==> flow/design.v (excerpt) <==
module sd_encr_device (
    input wire clk,                     
    input wire rst,                     
    input wire start,                   
    input wire rw_flag,                 
    output wire done,                   
    output wire sd_clk,
    output wire sd_cs_n,
    output wire sd_mosi,
    input  wire sd_miso,
    input wire key_rw,                  
    input wire key_sel,                 
    input wire [511:0] key_data_in,     
    output wire [511:0] key_data_out    
);
make LEC_CHECK=0 CAP_MARGIN=20 CORE_MARGIN=2 CORE_UTILIZATION=70 CTS_CLUSTER_SIZE=14 SETUP_SLACK_MARGIN=0.89 SLEW_MARGIN=20 finish   # period 3.91 ns
run.sh (not shown) runs the stock make flow with config.mk's settings and CLKGATE_MAP_FILE=.
Then changed:
Settings changed: CORE_UTILIZATION 70 to 45, CTS_CLUSTER_SIZE 14 to default, PLACE_DENSITY_LB_ADDON from default to 0.2, SETUP_SLACK_MARGIN 0.89 to default.
Clock period 3.91 ns to 7.04 ns, I/O delays scaled along.
What happened: Setup slack gets better by 0.78 ns; synthesized area stays the same; fmax decreases by 41%; global-route usage decreases by 15 points; sequential cell count is unchanged; wire length decreases by 1.7%; via count decreases by 6.5%; non-clock buffer count decreases by 204.
Then changed:
Settings changed: CORE_UTILIZATION 45 to 72, CTS_CLUSTER_SIZE from default to 14, PLACE_DENSITY_LB_ADDON 0.2 to 0.0, SETUP_SLACK_MARGIN from default to 1.11.
Clock period 7.04 ns to 3.91 ns, I/O delays scaled along.
After rerunning: The new run completed without violations; wire length came out higher by 11%; global-route usage came out higher by 18 points; core utilization came out higher by 33 points; cell area came out higher by about 0.9%; via count came out higher by 12%; worst hold slack got worse by 0.17 ns.

========
sd_encr_device again, from the RTL that the note above started with.
make LEC_CHECK=0 CAP_MARGIN=20 CORE_ASPECT_RATIO=0.71 CORE_MARGIN=2 CORE_UTILIZATION=72 CTS_CLUSTER_DIAMETER=381 CTS_CLUSTER_SIZE=14 MAX_ROUTING_LAYER=met4 PLACE_DENSITY_LB_ADDON=0.0 SETUP_SLACK_MARGIN=1.11 SLEW_MARGIN=20 TNS_END_PERCENT=5 finish   # period 3.91 ns
The starting point ran to the end with no violations.
Rerun with:
- CORE_ASPECT_RATIO: 0.71 -> default
- CORE_UTILIZATION: 72 -> 57
- CTS_CLUSTER_DIAMETER: 381 -> default
- CTS_CLUSTER_SIZE: 14 -> default
- MAX_ROUTING_LAYER: met4 -> default
- PLACE_DENSITY_LB_ADDON: 0.0 -> default
- SETUP_SLACK_MARGIN: 1.11 -> default
- TNS_END_PERCENT: 5 -> default
- clock period: 3.91 -> 4.54 ns (I/O delays scaled with it)
The changed run produced a clean layout.
Sequential power went down by about 14%.
Via count went down by 6.9%.
Routed wire length went down by 7.4%.
Global-route usage went down by 13 points.
Combinational power went down by about 17%.
Count of clock-buffer cells in the layout went up by 4.
Synthesized cell count does not change.
Die size went up by about 26%.
Maximum frequency went down by 21%.
Rerun with:
- CORE_UTILIZATION: 57 -> 53
- HOLD_SLACK_MARGIN: default -> 0.29
- SETUP_SLACK_MARGIN: default -> 1.43
- TNS_END_PERCENT: default -> 5
- clock period: 4.54 -> 8.11 ns (I/O delays scaled with it)
Routed wire length grows by 1.4%.
Count of clock-buffer cells in the layout grows by 27.
Clock skew shrinks by 0.037 ns.
Die size grows by 7.5%.
Critical path depth shrinks by 1.
Rerun with:
- CORE_UTILIZATION: 53 -> 72
- CTS_CLUSTER_SIZE: default -> 14
- HOLD_SLACK_MARGIN: 0.29 -> default
- PLACE_DENSITY_LB_ADDON: default -> 0.0
- SETUP_SLACK_MARGIN: 1.43 -> 1.12
- TNS_END_PERCENT: 5 -> default
- clock period: 8.11 -> 3.92 ns (I/O delays scaled with it)
Combinational power grows by 130%.
Core utilization grows by 24 points.
Non-clock buffer count grows by 245.
Setup slack got worse by 1.3 ns.
Die area shrinks by 26%.
Register-to-register slack got worse by 1.3 ns.
Wire length grows by 14%.
Area after synthesis does not change.

========
sd_encr_device again, from the RTL that the note above started with.
Settings: LEC_CHECK=0, ABC_AREA=1, CAP_MARGIN=20, CORE_MARGIN=7, CORE_UTILIZATION=39, HOLD_SLACK_MARGIN=0.09, MIN_ROUTING_LAYER=met1, PLACE_DENSITY_LB_ADDON=0.12, SETUP_SLACK_MARGIN=2.57, SLEW_MARGIN=35; clock period 10.7 ns.
==> next run, changes <==
Settings changed: ABC_AREA 1 to unset, CORE_MARGIN 7 to 2, CORE_UTILIZATION 39 to 45, HOLD_SLACK_MARGIN 0.09 to unset, MIN_ROUTING_LAYER met1 to unset, PLACE_DENSITY_LB_ADDON 0.12 to 0.2, SETUP_SLACK_MARGIN 2.57 to unset, SLEW_MARGIN 35 to 20.
Clock period 10.7 ns to 10.0 ns, I/O delays scaled along.
Result: Worst setup slack got worse by 2000 ps; global-route usage went up by 1.7 points; fmax fell by about 18%; count of clock-buffer cells in the layout came out lower by 66.
==> next run, changes <==
Settings changed: SETUP_SLACK_MARGIN set to 0.18.
Clock period 10.0 ns to 7.04 ns, I/O delays scaled along.
The changed run completed without violations.
Power is higher by well over a third.
Non-clock buffer count is higher by 14.
Design area barely changes.
Sequential power is higher by well over a third.
Via count is higher slightly.
==> next run, changes <==
Settings changed: CORE_MARGIN 2 to 6, PLACE_DENSITY_LB_ADDON 0.2 to 0.21, SETUP_SLACK_MARGIN 0.18 to unset, SLEW_MARGIN 20 to 40, TNS_END_PERCENT set to 35.
Clock period 7.04 ns to 10.0 ns, I/O delays scaled along.
Outcome: The new run completed without violations; final cell count hardly moves; sequential cell count stays the same; clock-buffer cell count fell by 41.
==> next run, changes <==
Settings changed: CAP_MARGIN 20 to 40, CELL_PAD_IN_SITES_DETAIL_PLACEMENT set to 2, CORE_MARGIN 6 to 2, CORE_UTILIZATION 45 to 69, CTS_CLUSTER_SIZE set to 15, GPL_TIMING_DRIVEN set to 0, MAX_ROUTING_LAYER set to met4, MIN_ROUTING_LAYER set to met1, PLACE_DENSITY_LB_ADDON 0.21 to 0.17, SLEW_MARGIN 40 to 25, TNS_END_PERCENT 35 to 85.
=> The changed run never finished: it broke off in detailed placement (3_5_place_dp); synthesized cell count stays the same; die area fell by well over a third; area after synthesis does not change.

========
Setup of build 82:
sd_encr_device again, from the RTL that the note above started with.
Settings: LEC_CHECK=0, CAP_MARGIN=20, CORE_MARGIN=2, CORE_UTILIZATION=70, CTS_CLUSTER_SIZE=43, SLEW_MARGIN=20; clock period 4.77 ns.
Modified inputs, build 31 compared to build 82
- putting PLACE_DENSITY_LB_ADDON at 0.2 where nothing was set
- swapping 70 for 37 in CORE_UTILIZATION
- clearing CTS_CLUSTER_SIZE, which used to be 43
- swapping 4.77 for 7.04 in the clock period (ns, I/O delays scaled along)
Findings:
Total power: build 31 below build 82
Build 31 -> build 82: fraction of synthesis flops using an asynchronous set or reset pin delta 0, exact match
Comparing build 82 with build 31, the hold slack came out essentially unchanged.
In the tables for build 82 and build 31, cell area power density reads lower with build 31.
Number of clock buffer instances in the layout in build 31 is 65 above build 82.
Inputs modified between build 31 and build 77:
- removing PLACE_DENSITY_LB_ADDON (formerly 0.2)
- setting SETUP_SLACK_MARGIN to -0.57 for the first time
- setting TNS_END_PERCENT to 5 for the first time
- changing CORE_UTILIZATION from 37 to 58
- changing the clock period (ns, I/O delays scaled along) from 7.04 to 8.11
## What came out
- The wire length of the first global-routing pass of build 77 falls short of that of build 31 by about 7%.
- Power per cell area: build 77 < build 31
- The layout net count of build 77 and that of build 31 are within noise of each other.
- Looking only at critical path's largest stage delay, and setting everything else aside, the lower value of build 31 and build 77 goes to build 77.
- For overall die width, dividing the value from build 77 by the value from build 31 gives 0.80.
- For the data required time of the worst path, build 77 came in 1070 ps higher than build 31 did.
- Diff build 31 and build 77: share of the clock period used by the worst path higher in build 31
- Cell total after placement, build 77 vs build 31: down by more than 10%
- Build 77 vs build 31: maximum frequency up

========
## the previous run
Starting RTL as in the previous note.
Settings: LEC_CHECK=0, CAP_MARGIN=20, CORE_MARGIN=2, CORE_UTILIZATION=57, SLEW_MARGIN=20; clock period 4.41 ns.
The following lists how the current run was set up differently from the previous run:
Settings: CORE_UTILIZATION now 45, was 57; PLACE_DENSITY_LB_ADDON now 0.2, previously not set; the clock period (ns, I/O delays scaled along) now 9.56, was 4.41.
==> results <==
Diff the previous run and the current run: highest ir drop seen on vdd higher in the previous run. Any difference in max-cap check violation count between the previous run and the current run is small enough to ignore. Of the two values seen for end point of the critical path, u_sd_controller.read_data[281] was produced by the previous run and u_sd_controller.read_data[378] by the current run. From the previous run to the current run, proportion of synthesized area in mux cells did not move at all. Between the previous run and the current run, the difference in design area is negligible.

========
Starting RTL as in the previous note.
export LEC_CHECK = 0
export CAP_MARGIN = 20
export CORE_ASPECT_RATIO = 0.71
export CORE_MARGIN = 2
export CORE_UTILIZATION = 72
export CTS_CLUSTER_DIAMETER = 376
export CTS_CLUSTER_SIZE = 14
export HOLD_SLACK_MARGIN = 0.29
export PLACE_DENSITY = 0.37
export SETUP_SLACK_MARGIN = 1.12
export SLEW_MARGIN = 20
create_clock -name core_clock -period 3.92 [get_ports {clk}]
The first run produced a clean layout.
Rerun with:
Settings changed: CAP_MARGIN 20 to 0, CTS_CLUSTER_DIAMETER 376 to 381, PLACE_DENSITY 0.37 to unset, PLACE_DENSITY_LB_ADDON set to 0.0, SETUP_SLACK_MARGIN 1.12 to 1.11.
Clock period 3.92 ns to 3.91 ns, I/O delays scaled along.
What happened: The new run produced a clean layout; sequential power barely changes; die area does not change; global-route usage goes down by 1.9 points; total power goes down by 0.31%; count of clock-buffer cells in the layout goes down by 2; wire length goes down by about 4%; via count goes down by 1.8%; final area hardly moves; worst setup slack improved by 59 ps; sequential share of layout area goes up by 0.14 points; hold slack improved by 26 ps.
Rerun with:
Settings changed: CAP_MARGIN 0 to 20, CTS_CLUSTER_DIAMETER 381 to 41, HOLD_SLACK_MARGIN 0.29 to unset, PLACE_DENSITY_LB_ADDON 0.0 to 0.04.
The new run finished clean.
Via count stays flat.
Combinational power stays flat.
Final area went up by 0.89%.
Non-clock buffer count came out lower by 15.
Clock-buffer cell count is lower by 3.
Rerun with:
Settings changed: ABC_AREA set to 0, CELL_PAD_IN_SITES_GLOBAL_PLACEMENT set to 0, CORE_ASPECT_RATIO 0.71 to unset, CTS_CLUSTER_DIAMETER 41 to 40, CTS_CLUSTER_SIZE 14 to 57, MIN_ROUTING_LAYER set to met1, PLACE_DENSITY_LB_ADDON 0.04 to 0.0, SETUP_SLACK_MARGIN 1.11 to 1.12.
This time the run reached the layout checks and failed them: capacitance limit, slew limit.
Global-route usage climbs by 3.5 points.
Setup slack gets worse by 280 ps.
Utilization climbs by 2.6 points.
Critical path depth climbs by 4.
Clock skew climbs by 44 ps.
Power climbs by 12%.
Area after synthesis stays the same.
Cell count climbs by 2.0%.
Design area climbs by 3.2%.
Register-to-register slack gets worse by 280 ps.

========
Starting RTL as in the previous note.
==> flow/design.v (excerpt) <==
module sd_encr_device (
    input wire clk,                     
    input wire rst,                     
    input wire start,                   
    input wire rw_flag,                 
    output wire done,                   
    output wire sd_clk,
    output wire sd_cs_n,
    output wire sd_mosi,
    input  wire sd_miso,
    input wire key_rw,                  
    input wire key_sel,                 
    input wire [511:0] key_data_in,     
    output wire [511:0] key_data_out    
);
Settings: LEC_CHECK=0, ABC_AREA=0, CAP_MARGIN=20, CELL_PAD_IN_SITES_GLOBAL_PLACEMENT=1, CORE_ASPECT_RATIO=1.81, CORE_MARGIN=8, CORE_UTILIZATION=25, CTS_CLUSTER_DIAMETER=332, CTS_CLUSTER_SIZE=77, GPL_TIMING_DRIVEN=0, HOLD_SLACK_MARGIN=0.08, MIN_ROUTING_LAYER=met2, PLACE_DENSITY=0.44, SETUP_SLACK_MARGIN=-1.19, SLEW_MARGIN=20, TNS_END_PERCENT=15; clock period 12.4 ns.
The starting point never finished: it broke off in global routing (5_1_grt) with GRT-0232.
Next try:
- ABC_AREA: 0 -> default
- CELL_PAD_IN_SITES_GLOBAL_PLACEMENT: 1 -> default
- CORE_ASPECT_RATIO: 1.81 -> default
- CORE_MARGIN: 8 -> 2
- CORE_UTILIZATION: 25 -> 58
- CTS_CLUSTER_DIAMETER: 332 -> default
- CTS_CLUSTER_SIZE: 77 -> default
- GPL_TIMING_DRIVEN: 0 -> default
- HOLD_SLACK_MARGIN: 0.08 -> default
- MIN_ROUTING_LAYER: met2 -> default
- PLACE_DENSITY: 0.44 -> default
- SETUP_SLACK_MARGIN: -1.19 -> -0.57
- TNS_END_PERCENT: 15 -> default
- clock period: 12.4 -> 5.77 ns (I/O delays scaled with it)
After rerunning: This time the run went through all stages and came out clean; die size went down by 58%; synthesized cell count does not change; area after synthesis stays the same.

========
== red ==
Starting RTL as in the previous note.
export LEC_CHECK = 0
export ABC_AREA = 0
export CAP_MARGIN = 20
export CELL_PAD_IN_SITES_GLOBAL_PLACEMENT = 0
export CORE_MARGIN = 2
export CORE_UTILIZATION = 72
export CTS_CLUSTER_DIAMETER = 40
export CTS_CLUSTER_SIZE = 57
export MIN_ROUTING_LAYER = met1
export PLACE_DENSITY_LB_ADDON = 0.0
export SETUP_SLACK_MARGIN = 0.97
export SLEW_MARGIN = 20
create_clock -name core_clock -period 3.91 [get_ports {clk}]
Edits applied to the flow inputs when going from red to blue:
- a change of CORE_UTILIZATION from 72 to 69
- a change of CTS_CLUSTER_SIZE from 57 to 31
- a change of the clock period (ns, I/O delays scaled along) from 3.91 to 4.28
Results
Comparing blue with red, the final area came out essentially unchanged.
Compared with red, in blue cell count saw an increase; total power has decreased; fraction of met1 tracks used by global routing shrank by 4.9 points.
NOTE: post-route worst hold slack in blue exceeds that of red
Between red and blue, the internal cell power is lower for blue.
Relative to red, shortest period the worst path allows has decreased by 34 ps in blue.
Of red and blue, the higher buffer share of cell area belongs to red.
Relative to red, the first-pass GRT wire length of blue is lower by 11%.
On blue: clock share of power is 0.3 points higher than what red gave.
Relative to blue, the following input files were edited for green:
- CAP_MARGIN: 20 -> 30
- CTS_CLUSTER_SIZE: 31 -> 14
- PLACE_DENSITY_LB_ADDON: 0.0 -> 0.06
- CORE_UTILIZATION: 69 -> 72
- the clock period (ns, I/O delays scaled along): 4.28 -> 3.91
==> comparison <==
Summary of green over blue: die size lower, via count now sits higher. Sort green and blue by sequential share of power, ascending, and blue comes first.

========
Starting RTL as in the previous note.
## sd_encr_device
module sd_encr_device (
    input wire clk,                     
    input wire rst,                     
    input wire start,                   
    input wire rw_flag,                 
    output wire done,                   
    output wire sd_clk,
    output wire sd_cs_n,
    output wire sd_mosi,
    input  wire sd_miso,
    input wire key_rw,                  
    input wire key_sel,                 
    input wire [511:0] key_data_in,     
    output wire [511:0] key_data_out    
);
clock: 5.42 ns
lec_check: 0
abc_area: 1
cap_margin: 30
cell_pad_in_sites_detail_placement: 1
core_aspect_ratio: 0.54
core_margin: 2
core_utilization: 64
cts_cluster_diameter: 196
max_routing_layer: met4
place_density_lb_addon: 0.17
slew_margin: 35
The starting point aborted during clock tree synthesis (4_1_cts) on DPL-0033.
Then changed:
==> flow/config.mk (replaced) <==
export PLATFORM = sky130hd
export DESIGN_NAME = sd_encr_device
export DESIGN_NICKNAME = sd_encr_device
export VERILOG_FILES = /design/flow/design.v
export SDC_FILE = /design/flow/constraint.sdc
export NUM_CORES = 4
export LEC_CHECK = 0
export CAP_MARGIN = 40
export CORE_MARGIN = 2
export CORE_UTILIZATION = 40
export CTS_CLUSTER_SIZE = 40
export GPL_TIMING_DRIVEN = 0
export MAX_ROUTING_LAYER = met4
export MIN_ROUTING_LAYER = met1
export PLACE_DENSITY_LB_ADDON = 0.17
export SETUP_SLACK_MARGIN = -1.0
export SLEW_MARGIN = 5
export TNS_END_PERCENT = 85
==> flow/constraint.sdc (replaced) <==
create_clock -name core_clock -period 10.0 [get_ports {clk}]
set_input_delay 2.0000 -clock core_clock [delete_from_list [all_inputs] [get_ports {clk}]]
set_output_delay 2.0000 -clock core_clock [all_outputs]
set_load 0.01 [all_outputs]
After rerunning: The changed run finished with timing, DRC and antenna clean. Area after synthesis came out lower by 7.6%. Die size came out higher by 47%. Synthesized cell count came out lower by 31%.
Then changed:
--- a/flow/config.mk
+++ b/flow/config.mk
@@ -7,7 +7,8 @@
 export LEC_CHECK = 0
 export CAP_MARGIN = 40
+export CELL_PAD_IN_SITES_DETAIL_PLACEMENT = 2
 export CORE_MARGIN = 2
 export CORE_UTILIZATION = 40
-export CTS_CLUSTER_SIZE = 40
+export CTS_CLUSTER_SIZE = 15
 export GPL_TIMING_DRIVEN = 0
 export MAX_ROUTING_LAYER = met4
Result: The new run finished with timing, DRC and antenna clean; die area stays the same; synthesized area does not change; hold slack gets better by 0.025 ns; setup slack got worse by 0.18 ns; total power went up by 3.1%.
Then changed:
==> flow/config.mk (replaced) <==
export PLATFORM = sky130hd
export DESIGN_NAME = sd_encr_device
export DESIGN_NICKNAME = sd_encr_device
export VERILOG_FILES = /design/flow/design.v
export SDC_FILE = /design/flow/constraint.sdc
export NUM_CORES = 4
export LEC_CHECK = 0
export CAP_MARGIN = 20
export CELL_PAD_IN_SITES_GLOBAL_PLACEMENT = 2
export CORE_MARGIN = 6
export CORE_UTILIZATION = 45
export CTS_CLUSTER_DIAMETER = 192
export GPL_ROUTABILITY_DRIVEN = 0
export PLACE_DENSITY_LB_ADDON = 0.21
export SLEW_MARGIN = 40
export TNS_END_PERCENT = 35
The new run ran to the end with no violations.
Clock skew went down by 0.030 ns.
Routed wire length went down by 33%.
Die area went down by 8.5%.
Sequential cell count is unchanged.
No activity file was given, so power comes from the tool's default toggle rates.
